## ember
==> flow/design.v (excerpt) <==
module System(
	clk,
	rst,
	mbed,
	select,
	GreenBlueServoOut,
	RedServoOut,
	BinRecycleServoOut,
	RedBlueServoOut,
	GreenOtherServoOut,
	dispenseBlueLED,
	dispenseComplete,
	dispenseGreenLED,
	dispenseRedLED,
	mainState,
	mbedOutput,
	results,
	sortBlueLED,
	sortComplete,
	sortGreenLED,
	sortRedLED
);
Settings: LEC_CHECK=0, ABC_AREA=1, CAP_MARGIN=20, CORE_MARGIN=2, CORE_UTILIZATION=68, CTS_CLUSTER_SIZE=74, SLEW_MARGIN=20; clock period 7.29 ns.
run.sh (not shown) runs the stock make flow with config.mk's settings and CLKGATE_MAP_FILE=.
ember has completed all stages; timing, DRC and antenna checks passed.
> inputs changed (ember -> raven)
- CTS_CLUSTER_SIZE: 74 -> unset
- CORE_UTILIZATION: 68 -> 70
- SETUP_SLACK_MARGIN: unset -> 0.01
- ABC_AREA: 1 -> unset
- the clock period (ns, I/O delays scaled along): 7.29 -> 3.16
- When raven is set beside ember, its simple-gate share of the synthesized area turns out to be 6.1 points smaller.
- [raven vs ember] area growth from synthesis to layout: higher in raven
- raven finished every step from synthesis to the final layout, and the layout passed the timing, DRC and antenna checks.
- On final hold slack: raven sits above ember.
- The worst slew margin relative to its limit reported for raven is greater than that of ember by 5.0 points.
- Taking ember as 1.0, raven lands at 0.78 on cell count after synthesis.
- [raven] clock power rose about 140% relative to ember
Input-level comparison between onyx and raven:
- putting PLACE_DENSITY_LB_ADDON at 0.14 where nothing was set
- swapping 70 for 72 in CORE_UTILIZATION
- putting CTS_CLUSTER_DIAMETER at 28 where nothing was set
- swapping 0.01 for 0.94 in SETUP_SLACK_MARGIN
- putting CTS_CLUSTER_SIZE at 10 where nothing was set
- putting HOLD_SLACK_MARGIN at -0.08 where nothing was set
Notes after the runs:
Going from raven to onyx, clock latency reported for the late side of the worst-skew pair picked up an extra 0.07 ns, wire length of the first global-routing pass picked up an extra about 22%, total die size lost 2.7%. [onyx] cell area rose about 9% relative to raven. onyx vs raven: width of the chip down slightly.
The following lists how maple was set up differently from onyx:
- CTS_CLUSTER_DIAMETER no longer set, was 28
- SETUP_SLACK_MARGIN now 0.93, was 0.94
- HOLD_SLACK_MARGIN no longer set, was -0.08
- PLACE_DENSITY_LB_ADDON now 0.19, was 0.14
Notes after the runs:
Highest-power group = registers: maple; highest-power group = the clock network: onyx. Cmp maple vs onyx: area of all placed cells without fillers lower in maple. [compare] base=onyx new=maple: fraction of area in clock buffers and inverters went down; die boundary height did not really move; non-clock buffer count in the final layout went down. Internal power contribution shrinks by more than a quarter when moving from onyx to maple.
Modified inputs, lagoon compared to maple
- setting HOLD_SLACK_MARGIN to 0.29 for the first time
- changing PLACE_DENSITY_LB_ADDON from 0.19 to 0.12
- changing SETUP_SLACK_MARGIN from 0.93 to 0.92
==> results <==
- Taking maple as the reference point, the longest individual stage delay on the worst path of lagoon rises by 0.07 ns.
- Compared with maple, lagoon shows utilization after layout higher by 0.50 points.
- Relative to maple, via count has gone up in lagoon.
- Maximum frequency across maple and lagoon: no real change.
- maple has a higher sequential share of layout area than lagoon.
What yarrow does differently from lagoon at the input level:
- putting ABC_AREA at 0 where nothing was set
- putting CTS_CLUSTER_DIAMETER at 61 where nothing was set
- swapping 0.92 for 0.93 in SETUP_SLACK_MARGIN
- swapping 10 for 14 in CTS_CLUSTER_SIZE
Results
Looking at worst setup path endpoint, the mbedOutput[0] result is from yarrow; the b2v_inst3.count[12]$_SDFFE_PP0N_ one comes from lagoon.
Delta (yarrow minus lagoon): final worst-path setup slack climbed 0.022 ns, post-route fraction of the period consumed by the critical path saw a decrease, multi-input gate share of the layout cell area went up 0.47 points, post-route minimum period shows a reduction of 0.022 ns, relative area change from synthesis to final layout moved down.
Re number of buffers inserted to repair setup after CTS: lagoon was lower than yarrow.
Delta(final weighted congestion of routability-driven global placement, yarrow - lagoon) > 0
Setup clock skew after layout, yarrow and lagoon, lower one = lagoon.

========
Starting RTL as in the previous note.
Settings: LEC_CHECK=0, CAP_MARGIN=20, CELL_PAD_IN_SITES_GLOBAL_PLACEMENT=2, CORE_MARGIN=2, CORE_UTILIZATION=44, CTS_CLUSTER_DIAMETER=41, CTS_CLUSTER_SIZE=59, GPL_TIMING_DRIVEN=1, SETUP_SLACK_MARGIN=0.84, SLEW_MARGIN=10, TNS_END_PERCENT=20; clock period 5.91 ns.
Edit:
CELL_PAD_IN_SITES_GLOBAL_PLACEMENT = unset   (was 2)
CORE_UTILIZATION = 40   (was 44)
CTS_CLUSTER_DIAMETER = unset   (was 41)
CTS_CLUSTER_SIZE = unset   (was 59)
GPL_TIMING_DRIVEN = unset   (was 1)
SETUP_SLACK_MARGIN = unset   (was 0.84)
SLEW_MARGIN = 20   (was 10)
TNS_END_PERCENT = unset   (was 20)
clock period = 6.97 ns   (was 5.91 ns; I/O delays follow)
=>
- synthesized cell count stays the same
- routed wire length goes down by 7.0%
- design area goes down by 4.0%
- hold slack stays flat
- count of clock-buffer cells in the layout goes down by 27
- combinational power goes down by 15%
- clock skew goes down by 6.4 ps
- die size goes up by 9.8%
- core utilization goes down by 6.3 points
- clock power goes down by 42%
- total power goes down by 30%
Edit:
CORE_UTILIZATION = 68   (was 40)
clock period = 7.93 ns   (was 6.97 ns; I/O delays follow)
After rerunning: Sequential power shrinks by roughly a tenth. Count of clock-buffer cells in the layout shrinks by 6. Final cell count shrinks by roughly a tenth. Cell area shrinks by a few percent.
Edit:
CORE_UTILIZATION = 71   (was 68)
CTS_CLUSTER_SIZE = 25   (was unset)
clock period = 3.16 ns   (was 7.93 ns; I/O delays follow)
- The changed run went through all stages and came out clean
- global-route usage increases by 2.0 points
- cell count rises by 0.46%
- worst setup slack got worse by 2800 ps
- die area is lower by 4.1%
- non-clock buffer count is higher by 18
- clock power climbs to 2.6 times its value
- routed wire length came out higher by about 5%
- cell area went up by about 1.1%
- synthesized area does not change
- via count is higher by about 1.5%
- clock skew stays flat
Edit:
CORE_UTILIZATION = 72   (was 71)
CTS_CLUSTER_DIAMETER = 26   (was unset)
CTS_CLUSTER_SIZE = 10   (was 25)
PLACE_DENSITY_LB_ADDON = 0.19   (was unset)
SETUP_SLACK_MARGIN = 0.93   (was unset)
SLEW_MARGIN = 40   (was 20)
What happened: Clock skew came out higher by 32 ps. Global-route usage came out higher by 8.8 points. Via count rises by about a fifth. Maximum frequency came out higher by about a fifth. Flip-flop count does not change. Register-to-register slack got worse by 110 ps. Clock-buffer cell count is higher by 45. Synthesized area does not change. Utilization went up by 8.1 points. Power goes up by well over a third. Hold slack got worse by 50 ps.
Edit:
CTS_CLUSTER_DIAMETER = unset   (was 26)
HOLD_SLACK_MARGIN = -0.08   (was unset)
PLACE_DENSITY_LB_ADDON = 0.2   (was 0.19)
SETUP_SLACK_MARGIN = 0.94   (was 0.93)
SLEW_MARGIN = 20   (was 40)
=>
- routed wire length went down by 22%
- setup slack improves by 300 ps
- power falls by 30%
- clock power went down by 49%
- final cell count decreases by 4.5%
- die area is unchanged

========
Setup of v13:
Starting RTL as in the previous note.
==> flow/design.v (excerpt) <==
module System(
	clk,
	rst,
	mbed,
	select,
	GreenBlueServoOut,
	RedServoOut,
	BinRecycleServoOut,
	RedBlueServoOut,
	GreenOtherServoOut,
	dispenseBlueLED,
	dispenseComplete,
	dispenseGreenLED,
	dispenseRedLED,
	mainState,
	mbedOutput,
	results,
	sortBlueLED,
	sortComplete,
	sortGreenLED,
	sortRedLED
);
input	clk;
input	rst;
input	[6:0] mbed;
input	[0:0] select;
output	GreenBlueServoOut;
output	RedServoOut;
output	BinRecycleServoOut;
output	RedBlueServoOut;
output	GreenOtherServoOut;
output	[0:0] dispenseBlueLED;
output	[0:0] dispenseComplete;
output	[0:0] dispenseGreenLED;
output	[0:0] dispenseRedLED;
output	[4:0] mainState;
output	[2:0] mbedOutput;
output	[2:0] results;
output	[0:0] sortBlueLED;
output	[0:0] sortComplete;
output	[0:0] sortGreenLED;
output	[0:0] sortRedLED;
wire	[1:0] conDispenseColour;
wire	[0:0] conDispenseStart;
wire	[2:0] conSortColour;
wire	[0:0] conSortStart;
wire	[2:0] controllerOutput;
wire	[0:0] dispenseComplete_ALTERA_SYNTHESIZED;
wire	[9:0] mainBinRecycle;
wire	[1:0] mainDispenseColour;
wire	[0:0] maindispenseStart;
wire	[9:0] mainGreenBlue;
wire	[9:0] mainGreenOther;
wire	[9:0] mainRed;
wire	[9:0] mainRedBlue;
wire	[2:0] mainSortColour;
wire	[0:0] mainSortStart;
wire	[2:0] maintenanceOutput;
wire	[9:0] normalBinRecycle;
wire	[9:0] normalGreenBlue;
wire	[9:0] normalGreenOther;
wire	[9:0] normalRed;
wire	[9:0] normalRedBlue;
wire	[0:0] selectBinRecycle;
wire	[0:0] selectGreenBlue;
wire	[0:0] selectGreenOther;
wire	[0:0] selectRed;
wire	[0:0] selectRedBlue;
wire	[0:0] sortComplete_ALTERA_SYNTHESIZED;
wire	[0:0] startSort;
wire	[9:0] SYNTHESIZED_WIRE_0;
wire	[9:0] SYNTHESIZED_WIRE_1;
wire	[9:0] SYNTHESIZED_WIRE_2;
wire	[2:0] SYNTHESIZED_WIRE_3;
wire	[6:0] SYNTHESIZED_WIRE_4;
wire	[6:0] SYNTHESIZED_WIRE_5;
wire	[0:0] SYNTHESIZED_WIRE_6;
wire	[1:0] SYNTHESIZED_WIRE_7;
wire	[9:0] SYNTHESIZED_WIRE_8;
wire	[9:0] SYNTHESIZED_WIRE_9;
RCServo	b2v_BinRecycleServo(.clk(clk),.rst(rst),
  ...
Settings: LEC_CHECK=0, CAP_MARGIN=20, CORE_ASPECT_RATIO=0.93, CORE_MARGIN=2, CORE_UTILIZATION=72, CTS_CLUSTER_DIAMETER=378, CTS_CLUSTER_SIZE=10, HOLD_SLACK_MARGIN=0.29, PLACE_DENSITY_LB_ADDON=0.17, SETUP_SLACK_MARGIN=0.92, SLEW_MARGIN=5; clock period 3.16 ns.
Edits applied to the flow inputs when going from v13 to v59:
- CTS_CLUSTER_DIAMETER no longer set, was 378
- SLEW_MARGIN now 40, was 5
Findings:
The higher first-pass iteration count of the detailed router of v13 and v59 is in v13.
Of v13 and v59, the run reporting the lower cell count of the worst reg-to-reg path was v13.
Summary of v59 over v13: global-route usage +0.52 points, share of the clock period used by the worst path after layout ~0 delta.
The following lists how v11 was set up differently from v59:
- a deleted CORE_ASPECT_RATIO that had been 0.93
- a change of SLEW_MARGIN from 40 to 20
- a change of PLACE_DENSITY_LB_ADDON from 0.17 to 0.12
- an added ABC_AREA of 0
- an added CTS_CLUSTER_DIAMETER of 354
- a change of SETUP_SLACK_MARGIN from 0.92 to 0.93
Notes after the runs:
The flow did not stop early for v11: all stages ran, and the layout cleared the timing, DRC and antenna checks.
Of v59 and v11, the run reporting the lower worst setup slack after placement was v59.
Re arrival time of data at the critical path endpoint: v11 is 1.08 ns up on v59.
Comparing v11 with v59, the sum of net half-perimeters after detailed placement came out essentially unchanged.
Modified inputs, v28 compared to v11
- HOLD_SLACK_MARGIN: 0.29 -> unset
- ABC_AREA: 0 -> unset
- CTS_CLUSTER_DIAMETER: 354 -> 28
- SLEW_MARGIN: 20 -> 35
- PLACE_DENSITY_LB_ADDON: 0.12 -> 0.19
==> comparison <==
- Summary — wire length of the first global-routing pass, v28 relative to v11: higher, by 9300 µm.
- Compared with v11, clock buffer instance count of the final layout in v28 increased by more than 100%.
- The standard cells in v28 occupy more silicon area than those in v11 do.
- First element of the critical path: select[0] -> v11, b2v_inst3.mbedInput_reg[5]$_SDFFE_PP0P_ -> v28
### v28 -> v34
- PLACE_DENSITY_LB_ADDON: 0.19 -> unset
- SLEW_MARGIN: 35 -> 20
- HOLD_SLACK_MARGIN: unset -> -0.08
- CTS_CLUSTER_DIAMETER: 28 -> unset
- SETUP_SLACK_MARGIN: 0.93 -> 0.77
- CTS_CLUSTER_SIZE: 10 -> unset
==> comparison <==
In the flow results for v34 and v28, the portion of the clock cycle consumed by the worst path in the final layout is larger on v34.
Density: v34 sparser than v28
Max maximum fanout along the worst path across v34 and v28: v34
Summary of v34 over v28: global-route usage lower; overall power consumption saw a decrease; wire length now smaller.
Looking at uppermost layer routed, the met5 result is from v28; the met4 one comes from v34.
The setup slack of v34 is lower than that of v28.
v34 gives less instance count along the most critical hold path than v28 did.
What v27 does differently from v34 at the input level:
- PLACE_DENSITY_LB_ADDON now 0.19, previously not set
- CTS_CLUSTER_SIZE now 10, previously not set
- SLEW_MARGIN now 5, was 20
- HOLD_SLACK_MARGIN now 0.29, was -0.08
- SETUP_SLACK_MARGIN now 0.93, was 0.77
### Flow results
- The lower worst-path maximum fanout of v34 and v27 is in v34.
- v27 reached the end of the flow, and the finished layout is clean on the timing, DRC and antenna checks.
- Compared with v34, v27 shows a highest ir drop seen on vdd that is 0.041 mV higher.
- Critical path startpoint = b2v_inst2.state[4]$_SDFFE_PP0P_: v27; critical path startpoint = mbed[2]: v34
- v34 reports its master of the slowest instance on the critical path as sky130_fd_sc_hd__or4b_1 while v27 reports sky130_fd_sc_hd__or3b_1.
- Comparing v34 against v27, there is no change at all in count of mapped cells out of synthesis.

========
Setup of v7:
Starting RTL as in the previous note.
clock: 5.91 ns
lec_check: 0
cap_margin: 20
core_margin: 2
core_utilization: 44
cts_cluster_diameter: 41
cts_cluster_size: 59
gpl_timing_driven: 1
setup_slack_margin: 0.84
slew_margin: 20
tns_end_percent: 20
For v52, these inputs were changed with respect to v7:
Settings: CTS_CLUSTER_DIAMETER removed (was 41); TNS_END_PERCENT removed (was 20); GPL_TIMING_DRIVEN removed (was 1); CORE_UTILIZATION changed from 44 to 72; ABC_AREA newly set to 1; SETUP_SLACK_MARGIN removed (was 0.84); CTS_CLUSTER_SIZE removed (was 59); the clock period (ns, I/O delays scaled along) changed from 5.91 to 5.27.
Findings:
- Going from v7 to v52, max-capacitance violation count has remained practically unchanged; final wirelength has increased; number of remaining DRC errors has remained practically unchanged.
- v52 reports its leading power group as registers while v7 reports the clock network.
Input changes introduced in v19 (baseline for comparison: v52):
Settings: ABC_AREA removed (was 1); SETUP_SLACK_MARGIN newly set to 0.59; the clock period (ns, I/O delays scaled along) changed from 5.27 to 3.42.
## What came out
Changes observed in v19 relative to v52: chip width has decreased, internal power contribution has increased. Row count ends up lower on v19. Cmp v19 vs v52: portion of total power attributed to combinational logic lower in v19. Against v52, v19 reports a clock network power that is higher. Row area of all placed cells without fillers: v19 lower / v52 higher. Taking v52 as the reference, in v19 routed wire length went down by 9.4%; post-synthesis share of cell area spent on xor and xnor gates increased by 5.0 points relative to the old numbers; async set-or-reset flop fraction in the synthesized netlist did not really move; non-clock buffer instance count of the final layout moved up; maximum clock skew at final layout shows no meaningful change.

========
Starting RTL as in the previous note.
==> flow/config.mk <==
export PLATFORM = sky130hd
export DESIGN_NAME = System
export DESIGN_NICKNAME = System
export VERILOG_FILES = /design/flow/design.v
export SDC_FILE = /design/flow/constraint.sdc
export NUM_CORES = 4
export LEC_CHECK = 0
export CAP_MARGIN = 20
export CORE_MARGIN = 2
export CORE_UTILIZATION = 72
export CTS_CLUSTER_DIAMETER = 380
export CTS_CLUSTER_SIZE = 10
export HOLD_SLACK_MARGIN = 0.3
export PLACE_DENSITY_LB_ADDON = 0.2
export SETUP_SLACK_MARGIN = 0.94
export SLEW_MARGIN = 20
==> flow/constraint.sdc <==
create_clock -name core_clock -period 3.16 [get_ports {clk}]
set_input_delay 0.6320 -clock core_clock [delete_from_list [all_inputs] [get_ports {clk}]]
set_output_delay 0.6320 -clock core_clock [all_outputs]
set_load 0.01 [all_outputs]
Edit:
Settings changed: ABC_AREA set to 0, CTS_CLUSTER_DIAMETER 380 to 61, HOLD_SLACK_MARGIN 0.3 to 0.29, PLACE_DENSITY_LB_ADDON 0.2 to 0.12, SETUP_SLACK_MARGIN 0.94 to 0.93.
What happened: Area after synthesis does not change; final area stays flat; via count stays flat; die area does not change; clock-buffer cell count increases by 2; wire length decreases by about 2%; utilization is about the same; final cell count stays the same.
Edit:
Settings changed: CTS_CLUSTER_DIAMETER 61 to 378, CTS_CLUSTER_SIZE 10 to 11.
Result:
- design area came out lower by 0.34%
- total power is lower by 3.1%
- core utilization went down by 0.28 points
- global-route usage drops by 0.13 points
Edit:
Settings changed: ABC_AREA 0 to not set, CTS_CLUSTER_DIAMETER 378 to not set, CTS_CLUSTER_SIZE 11 to 23, HOLD_SLACK_MARGIN 0.29 to not set, SETUP_SLACK_MARGIN 0.93 to 0.92.
Outcome:
- hold slack degrades by 0.044 ns
- synthesized area stays the same
- register-to-register slack degrades by 0.09 ns
- routed wire length came out higher by 5.0%
- synthesized cell count does not change
- clock power came out higher by about 20%
- sequential power hardly moves
- non-clock buffer count came out lower by 1
- worst setup slack degrades by 0.042 ns
Power is estimated from default activity; no workload was simulated.
